## lane 1
## scr_search
module scr_search(clk,rst,start,R_fixed,angle1,adder,error,X,Y,done
    );
Settings: LEC_CHECK=0, CAP_MARGIN=20, CELL_PAD_IN_SITES_DETAIL_PLACEMENT=0, CELL_PAD_IN_SITES_GLOBAL_PLACEMENT=0, CORE_ASPECT_RATIO=1.68, CORE_MARGIN=2, CORE_UTILIZATION=36, GPL_ROUTABILITY_DRIVEN=0, MAX_ROUTING_LAYER=met5, SETUP_SLACK_MARGIN=0.17, SLEW_MARGIN=0, TNS_END_PERCENT=5; clock period 6.58 ns.
run.sh (not shown) runs the stock make flow with config.mk's settings and CLKGATE_MAP_FILE=.
Lane 1: aborted in 5_1_grt (tool error)
> inputs changed (lane 1 -> lane 2)
- GPL_ROUTABILITY_DRIVEN no longer set, was 0
- MAX_ROUTING_LAYER no longer set, was met5
- SETUP_SLACK_MARGIN no longer set, was 0.17
- CELL_PAD_IN_SITES_GLOBAL_PLACEMENT no longer set, was 0
- CELL_PAD_IN_SITES_DETAIL_PLACEMENT no longer set, was 0
- CORE_ASPECT_RATIO no longer set, was 1.68
- CORE_UTILIZATION now 58, was 36
- SLEW_MARGIN now 20, was 0
- TNS_END_PERCENT no longer set, was 5
- the clock period (ns, I/O delays scaled along) now 8.11, was 6.58
Notes after the runs:
- Lane 2 is listed as incomplete: the tool reported an error in 5_1_grt and the run ended there.
- Lane 2 vs lane 1: core region area down by more than a quarter
- From lane 1 to lane 2 the numbers moved as follows: cell resize tally after clock tree synthesis increased 73, multiplexer share of the synthesized area about even.
- Delta(overall die height, lane 2 - lane 1) < 0
- Re yosys cell count: no difference whatsoever between lane 2 and lane 1.
- Where post-placement setup slack is concerned, lane 1 is outperformed by lane 2.
- [compare] base=lane 1 new=lane 2: die area decreased 37%; cell area reported after detailed placement saw a decrease.
The inputs of lane 3 differ from those of lane 2 as listed below.
- PLACE_DENSITY: unset -> 0.45
- CORE_UTILIZATION: 58 -> 44
- the clock period (ns, I/O delays scaled along): 8.11 -> 6.41
### Flow results
- Cell area reported after detailed placement (higher): lane 3
- Cmp lane 3 vs lane 2: total of cells resized after clock tree synthesis higher in lane 3
- Lane 3 did not finish; a tool error ended it in 5_1_grt.
- Lane 3 vs lane 2: number of buffers inserted to repair setup after CTS up by more than half
diff inputs: lane 3 => lane 4
- a change of CORE_UTILIZATION from 44 to 10
- a change of the clock period (ns, I/O delays scaled along) from 6.41 to 15.7
Notes after the runs:
- Lane 4: all stages complete, timing, DRC and antenna checks passed
- In lane 4 relative to lane 3, number of cell rows had gone up by more than 100%.
- Delta(buffer count from post-CTS setup fixing, lane 4 - lane 3) < 0
- As far as number of hold buffers added after CTS goes, lane 3 and lane 4 are indistinguishable; the numbers are identical.
Relative to lane 4, the following input files were edited for lane 5:
- an added TNS_END_PERCENT of 10
- a change of CORE_UTILIZATION from 10 to 39
- a change of the clock period (ns, I/O delays scaled along) from 15.7 to 7.49
==> results <==
Status for lane 5 and lane 4: clean finish in lane 4 only. Although it ran to completion, lane 5 produced a layout that fails the final checks because of negative setup slack. Clock tree buffer depth across lane 5 and lane 4: no real change. Taking lane 4 as the reference, in lane 5 setup slack fell 4.96 ns, pin count of the biggest net entering global routing went down by 21, combinational power climbed 190%.


scr_search again, from the RTL that the note above started with.
make LEC_CHECK=0 CAP_MARGIN=20 CELL_PAD_IN_SITES_DETAIL_PLACEMENT=0 CELL_PAD_IN_SITES_GLOBAL_PLACEMENT=0 CORE_ASPECT_RATIO=0.72 CORE_MARGIN=2 CORE_UTILIZATION=72 CTS_CLUSTER_DIAMETER=43 CTS_CLUSTER_SIZE=37 GPL_ROUTABILITY_DRIVEN=1 GPL_TIMING_DRIVEN=0 HOLD_SLACK_MARGIN=-0.09 MAX_ROUTING_LAYER=met4 PLACE_DENSITY_LB_ADDON=0.04 SETUP_SLACK_MARGIN=1.11 SLEW_MARGIN=0 finish   # period 9.86 ns
The starting point never finished: it broke off in global routing (5_1_grt), error GRT-0116.
Rerun with:
ABC_AREA = 1   (was not set)
CELL_PAD_IN_SITES_DETAIL_PLACEMENT = not set   (was 0)
CELL_PAD_IN_SITES_GLOBAL_PLACEMENT = not set   (was 0)
CORE_ASPECT_RATIO = not set   (was 0.72)
CTS_CLUSTER_DIAMETER = not set   (was 43)
CTS_CLUSTER_SIZE = 98   (was 37)
GPL_ROUTABILITY_DRIVEN = not set   (was 1)
GPL_TIMING_DRIVEN = not set   (was 0)
HOLD_SLACK_MARGIN = not set   (was -0.09)
MAX_ROUTING_LAYER = not set   (was met4)
PLACE_DENSITY = 0.37   (was not set)
PLACE_DENSITY_LB_ADDON = not set   (was 0.04)
SETUP_SLACK_MARGIN = not set   (was 1.11)
SLEW_MARGIN = 20   (was 0)
clock period = 2.63 ns   (was 9.86 ns; I/O delays follow)
With this change the flow died in detailed placement (3_5_place_dp) (DPL-0038).
Synthesized area shrinks by 3.8%.
Synthesized cell count grows by 21%.
Die size shrinks by 3.8%.
Rerun with:
ABC_AREA = not set   (was 1)
CORE_UTILIZATION = 58   (was 72)
CTS_CLUSTER_SIZE = not set   (was 98)
PLACE_DENSITY = not set   (was 0.37)
clock period = 8.15 ns   (was 2.63 ns; I/O delays follow)
Now the flow never finished: it broke off in global routing (5_1_grt) on GRT-0116.
Synthesized area increases by 4.0%.
Die area climbs by 28%.
Synthesized cell count fell by 17%.
Rerun with:
CORE_UTILIZATION = 25   (was 58)
PLACE_DENSITY = 0.45   (was not set)
clock period = 12.0 ns   (was 8.15 ns; I/O delays follow)
Result: With this change the flow completed without violations. Area after synthesis stays the same. Die area rose by well over a third. Synthesized cell count stays the same.


scr_search again, from the RTL that the note above started with.
clock: 12.0 ns
lec_check: 0
cap_margin: 20
core_margin: 2
core_utilization: 40
gpl_timing_driven: 0
max_routing_layer: met4
place_density: 0.75
setup_slack_margin: 1.13
slew_margin: 20
tns_end_percent: 45
The baseline finished but fails on max-capacitance violations, max-slew violations.
Then changed:
Settings changed: CAP_MARGIN 20 to 5, CELL_PAD_IN_SITES_DETAIL_PLACEMENT set to 2, CELL_PAD_IN_SITES_GLOBAL_PLACEMENT set to 1, CORE_ASPECT_RATIO set to 1.37, GPL_TIMING_DRIVEN 0 to 1, SETUP_SLACK_MARGIN 1.13 to -0.83, SLEW_MARGIN 20 to 0.
Result:
- The changed run stopped in global routing (5_1_grt) (GRT-0116)
- synthesized cell count stays the same
- area after synthesis does not change
- die area is about the same
Then changed:
Settings changed: ABC_AREA set to 1, CAP_MARGIN 5 to 20, CELL_PAD_IN_SITES_DETAIL_PLACEMENT 2 to not set, CELL_PAD_IN_SITES_GLOBAL_PLACEMENT 1 to 2, CORE_ASPECT_RATIO 1.37 to not set, CORE_UTILIZATION 40 to 16, CTS_CLUSTER_DIAMETER set to 282, CTS_CLUSTER_SIZE set to 98, GPL_TIMING_DRIVEN 1 to not set, MAX_ROUTING_LAYER met4 to not set, PLACE_DENSITY 0.75 to not set, PLACE_DENSITY_LB_ADDON set to 0.3, SETUP_SLACK_MARGIN -0.83 to 1.68, SLEW_MARGIN 0 to 20, TNS_END_PERCENT 45 to 10.
After rerunning: This time the run ran to the end with no violations. Area after synthesis falls by 3.8%. Synthesized cell count is higher by about 20%. Die size is higher by 140%.
Then changed:
Settings changed: CELL_PAD_IN_SITES_GLOBAL_PLACEMENT 2 to not set, CORE_UTILIZATION 16 to 72, CTS_CLUSTER_DIAMETER 282 to not set, CTS_CLUSTER_SIZE 98 to not set, PLACE_DENSITY set to 0.45, PLACE_DENSITY_LB_ADDON 0.3 to not set, SETUP_SLACK_MARGIN 1.68 to not set, TNS_END_PERCENT 10 to not set.
Clock period 12.0 ns to 4.29 ns, I/O delays scaled along.
The new run failed in detailed placement (3_5_place_dp).
Die area goes down by 77%.
Area after synthesis does not change.
Synthesized cell count does not change.


run A:
scr_search again, from the RTL that the note above started with.
Design scr_search, start of the top module:
module scr_search(clk,rst,start,R_fixed,angle1,adder,error,X,Y,done
    );
wire [13:0] R_LUT[255:0];
wire [13:0] tan_LUT[255:0];
wire [3:0] adder_LUT[255:0];
wire [13:0] sind_LUT[19:0];
assign sind_LUT[0]=14'b00000001001001;
assign sind_LUT[1]=14'b00000001010000;
assign sind_LUT[2]=14'b00000001011000;
assign sind_LUT[3]=14'b00000001011111;
assign sind_LUT[4]=14'b00000001100110;
assign sind_LUT[5]=14'b00000001101110;
assign sind_LUT[6]=14'b00000001110101;
assign sind_LUT[7]=14'b00000001111100;
assign sind_LUT[8]=14'b00000010000100;
assign sind_LUT[9]=14'b00000010001011;
assign sind_LUT[10]=14'b00000010010010;
assign sind_LUT[11]=14'b00000010011010;
assign sind_LUT[12]=14'b00000010100001;
assign sind_LUT[13]=14'b00000010101000;
assign sind_LUT[14]=14'b00000010110000;
assign sind_LUT[15]=14'b00000010110111;
assign sind_LUT[16]=14'b00000010111110;
assign sind_LUT[17]=14'b00000011000110;
assign sind_LUT[18]=14'b00000011001101;
assign sind_LUT[19]=14'b00000011010100;
assign R_LUT[0]=14'b000000000000000;
assign R_LUT[1]=14'b000000010000000;
assign R_LUT[2]=14'b000000100000000;
assign R_LUT[3]=14'b000000110000000;
assign R_LUT[4]=14'b000001000000000;
assign R_LUT[5]=14'b000001010000000;
assign R_LUT[6]=14'b000001100000000;
assign R_LUT[7]=14'b000001110000000;
assign R_LUT[8]=14'b000010000000000;
assign R_LUT[9]=14'b000010010000000;
assign R_LUT[10]=14'b00010100000000;
assign R_LUT[11]=14'b00010110000000;
assign R_LUT[12]=14'b00011000000000;
assign R_LUT[13]=14'b00011010000000;
assign R_LUT[14]=14'b00011100000000;
assign R_LUT[15]=14'b00011110000000;
assign R_LUT[16]=14'b00000010000000;
assign R_LUT[17]=14'b00000010110101;
assign R_LUT[18]=14'b00000100011110;
assign R_LUT[19]=14'b00000110010100;
assign R_LUT[20]=14'b00001000001111;
assign R_LUT[21]=14'b00001010001100;
assign R_LUT[22]=14'b00001100001010;
assign R_LUT[23]=14'b00001110001001;
assign R_LUT[24]=14'b00010000000111;
  ...
Settings: LEC_CHECK=0, CAP_MARGIN=20, CELL_PAD_IN_SITES_DETAIL_PLACEMENT=0, CELL_PAD_IN_SITES_GLOBAL_PLACEMENT=0, CORE_ASPECT_RATIO=0.72, CORE_MARGIN=2, CORE_UTILIZATION=70, CTS_CLUSTER_DIAMETER=43, CTS_CLUSTER_SIZE=37, GPL_ROUTABILITY_DRIVEN=1, GPL_TIMING_DRIVEN=0, MAX_ROUTING_LAYER=met4, PLACE_DENSITY_LB_ADDON=0.04, SETUP_SLACK_MARGIN=-0.69, SLEW_MARGIN=0; clock period 6.73 ns.
Run A terminated abnormally: 5_1_grt reported GRT-0116.
Relative to run A, the following input files were edited for run B:
Settings: SETUP_SLACK_MARGIN now 0.17, was -0.69; CELL_PAD_IN_SITES_GLOBAL_PLACEMENT now 1, was 0; GPL_TIMING_DRIVEN no longer set, was 0; CORE_UTILIZATION now 40, was 70; MAX_ROUTING_LAYER now met5, was met4; CTS_CLUSTER_DIAMETER no longer set, was 43; GPL_ROUTABILITY_DRIVEN now 0, was 1; CTS_CLUSTER_SIZE no longer set, was 37; the clock period (ns, I/O delays scaled along) now 6.58, was 6.73.
==> comparison <==
- Run A did not finish; the tool stopped in 5_1_grt with error GRT-0116.
- Run B did not make it past 5_1_grt, where a tool error ended it.
- Synthesized cell area: run B vs run A identical
- Summary: with run A as the reference, die size in run B moved up by more than half.
- Cmp run B vs run A: placed wire-length estimate after detailed placement higher in run B
- Between run A and run B, the flow reports die width increasing by more than a quarter.
- The initial core utilization reported for run B is smaller than that of run A by 31 points.
- Comparing run A against run B, there is no change at all in number of I/O pins.
--- input diff run B..run C ---
Settings: clearing CELL_PAD_IN_SITES_DETAIL_PLACEMENT, which used to be 0; clearing GPL_ROUTABILITY_DRIVEN, which used to be 0; swapping 0 for 20 in SLEW_MARGIN; putting PLACE_DENSITY at 0.6 where nothing was set; clearing CELL_PAD_IN_SITES_GLOBAL_PLACEMENT, which used to be 1; swapping 40 for 58 in CORE_UTILIZATION; clearing CORE_ASPECT_RATIO, which used to be 0.72; clearing SETUP_SLACK_MARGIN, which used to be 0.17; clearing PLACE_DENSITY_LB_ADDON, which used to be 0.04; clearing MAX_ROUTING_LAYER, which used to be met5; swapping 6.58 for 8.05 in the clock period (ns, I/O delays scaled along).
[summary]
- No final results exist for run C, since it was stopped by error GRT-0116 during 5_1_grt.
- Run B → run C: vertical extent of the die dropped 2.1%; floorplan row count dropped 1.9%; post-synthesis mux area share barely changed.
- In run C, the worst setup slack after placement came out 1570 ps above the value in run B.
- Against run B, number of buffers inserted by post-CTS setup repair in run C rose by more than 10%.
diff inputs: run C => run D
Settings: PLACE_DENSITY changed from 0.6 to 0.45; CORE_UTILIZATION changed from 58 to 25; the clock period (ns, I/O delays scaled along) changed from 8.05 to 11.3.
## What came out
- The remaining runs in run C and run D completed every stage, whereas run C halted early.
- The higher final weighted congestion in routability-driven placement of run C and run D is in run C.
- Per the comparison of run D with run C, die area increased by 0.028 mm^2 relative to the old numbers; placement-stage worst setup slack increased by 1610 ps relative to the old numbers; number of core rows increased by 28 relative to the old numbers; die outline height increased by about 50% relative to the old numbers; number of cells upsized or downsized after cts decreased by 126 relative to the old numbers.
- Floorplan core area (run C / run D): 0.43
Power and IR drop assume default switching activity.
